==> flow/design.v (excerpt) <==
module adc_mul                   
(
    input  logic         clk_i,                                                
    input  logic         rst_i,                                                
    input  logic [11:0]  x_i,                                                  
    input  logic [11:0]  y_i,                                                  
    input  logic [11:0]  z_i,                                                  
    output logic [11:0]  fp_o                                                  
); 
    logic [31:0]    x_fp;                                                        
    logic [31:0]    y_fp;                                                        
    logic [31:0]    z_fp;                                                        
    logic [31:0]    mul_o_fp;                                                    
    logic [31:0]    div_o_fp;                                                    
    logic [31:0]    x_ffp;                                                       
    fixed_to_float converter1 (	
								.clk_i	    (clk_i) ,
								.rst_i	    (rst_i) ,
                                .fixed_in   (x_i)  ,
                                .float_out  (x_fp)  
                               );    
    fixed_to_float converter2 (
	 							.clk_i	    (clk_i) ,
								.rst_i	    (rst_i) ,
                                .fixed_in   (y_i)   ,
                                .float_out  (y_fp)  
                              );
    fixed_to_float converter3 (
	 							.clk_i      (clk_i) ,
								.rst_i		(rst_i) ,
                                .fixed_in   (z_i)   ,
                                .float_out  (z_fp)  
                              );
    qdiv_f div1 (
		.clk_i		    (clk_i)		    ,
		.rst_i			(rst_i)		    ,
        .a_i            (y_fp)          ,
  ...
Size: about 50 I/O pins, ~54000 µm² of cells after synthesis.
export LEC_CHECK = 0
export ABC_AREA = 1
export CAP_MARGIN = 20
export CELL_PAD_IN_SITES_DETAIL_PLACEMENT = 1
export CORE_ASPECT_RATIO = 1.48
export CORE_MARGIN = 10
export CORE_UTILIZATION = 18
export CTS_CLUSTER_SIZE = 61
export GPL_ROUTABILITY_DRIVEN = 0
export GPL_TIMING_DRIVEN = 0
export HOLD_SLACK_MARGIN = -0.06
export MIN_ROUTING_LAYER = met2
export PLACE_DENSITY_LB_ADDON = 0.12
export SLEW_MARGIN = 0
create_clock -name core_clock -period 140.0 [get_ports {clk_i}]
run.sh (not shown) runs the stock make flow with config.mk's settings and CLKGATE_MAP_FILE=.
The first run ran to the end with no violations.
Then changed:
ABC_AREA = default   (was 1)
CELL_PAD_IN_SITES_DETAIL_PLACEMENT = default   (was 1)
CORE_ASPECT_RATIO = default   (was 1.48)
CORE_MARGIN = 2   (was 10)
CORE_UTILIZATION = 40   (was 18)
CTS_CLUSTER_SIZE = default   (was 61)
GPL_ROUTABILITY_DRIVEN = default   (was 0)
GPL_TIMING_DRIVEN = default   (was 0)
HOLD_SLACK_MARGIN = default   (was -0.06)
MIN_ROUTING_LAYER = default   (was met2)
PLACE_DENSITY_LB_ADDON = default   (was 0.12)
SLEW_MARGIN = 20   (was 0)
clock period = 95.0 ns   (was 140.0 ns; I/O delays follow)
The new run finished clean; critical path depth came out lower by 79; cell area came out lower by a few percent; global-route usage came out higher by 3.8 points; flip-flop count is unchanged.
Then changed:
CELL_PAD_IN_SITES_DETAIL_PLACEMENT = 1   (was default)
HOLD_SLACK_MARGIN = 0.27   (was default)
MIN_ROUTING_LAYER = met2   (was default)
TNS_END_PERCENT = 60   (was default)
The new run produced a layout that fails on capacitance limit, slew limit.
Setup slack gets worse by 1100 ps.
Hold slack stays flat.
Final cell count climbs by 0.78%.
Critical path depth is unchanged.
Area after synthesis stays the same.
Global-route usage is higher by 21 points.
Sequential share of layout area is about the same.
Then changed:
ABC_AREA = 1   (was default)
CELL_PAD_IN_SITES_DETAIL_PLACEMENT = default   (was 1)
CORE_UTILIZATION = 72   (was 40)
HOLD_SLACK_MARGIN = default   (was 0.27)
MIN_ROUTING_LAYER = default   (was met2)
TNS_END_PERCENT = default   (was 60)
clock period = 106.0 ns   (was 95.0 ns; I/O delays follow)
After rerunning: The new run produced a clean layout; cell count increases by 9.3%; die size decreases by 40%; synthesized cell count increases by 28%; routed wire length decreases by 25%; non-clock buffer count decreases by 388; count of clock-buffer cells in the layout decreases by 2; worst setup slack improved by 16000 ps; first-iteration DRC count decreases by 66%.
Then changed:
CORE_UTILIZATION = 64   (was 72)
CTS_CLUSTER_SIZE = 95   (was default)
TNS_END_PERCENT = 15   (was default)
clock period = 37.4 ns   (was 106.0 ns; I/O delays follow)
=>
- The changed run never finished: it broke off in global routing (5_1_grt) (GRT-0232)
- synthesized area stays the same
- synthesized cell count does not change
- die size increases by 12%
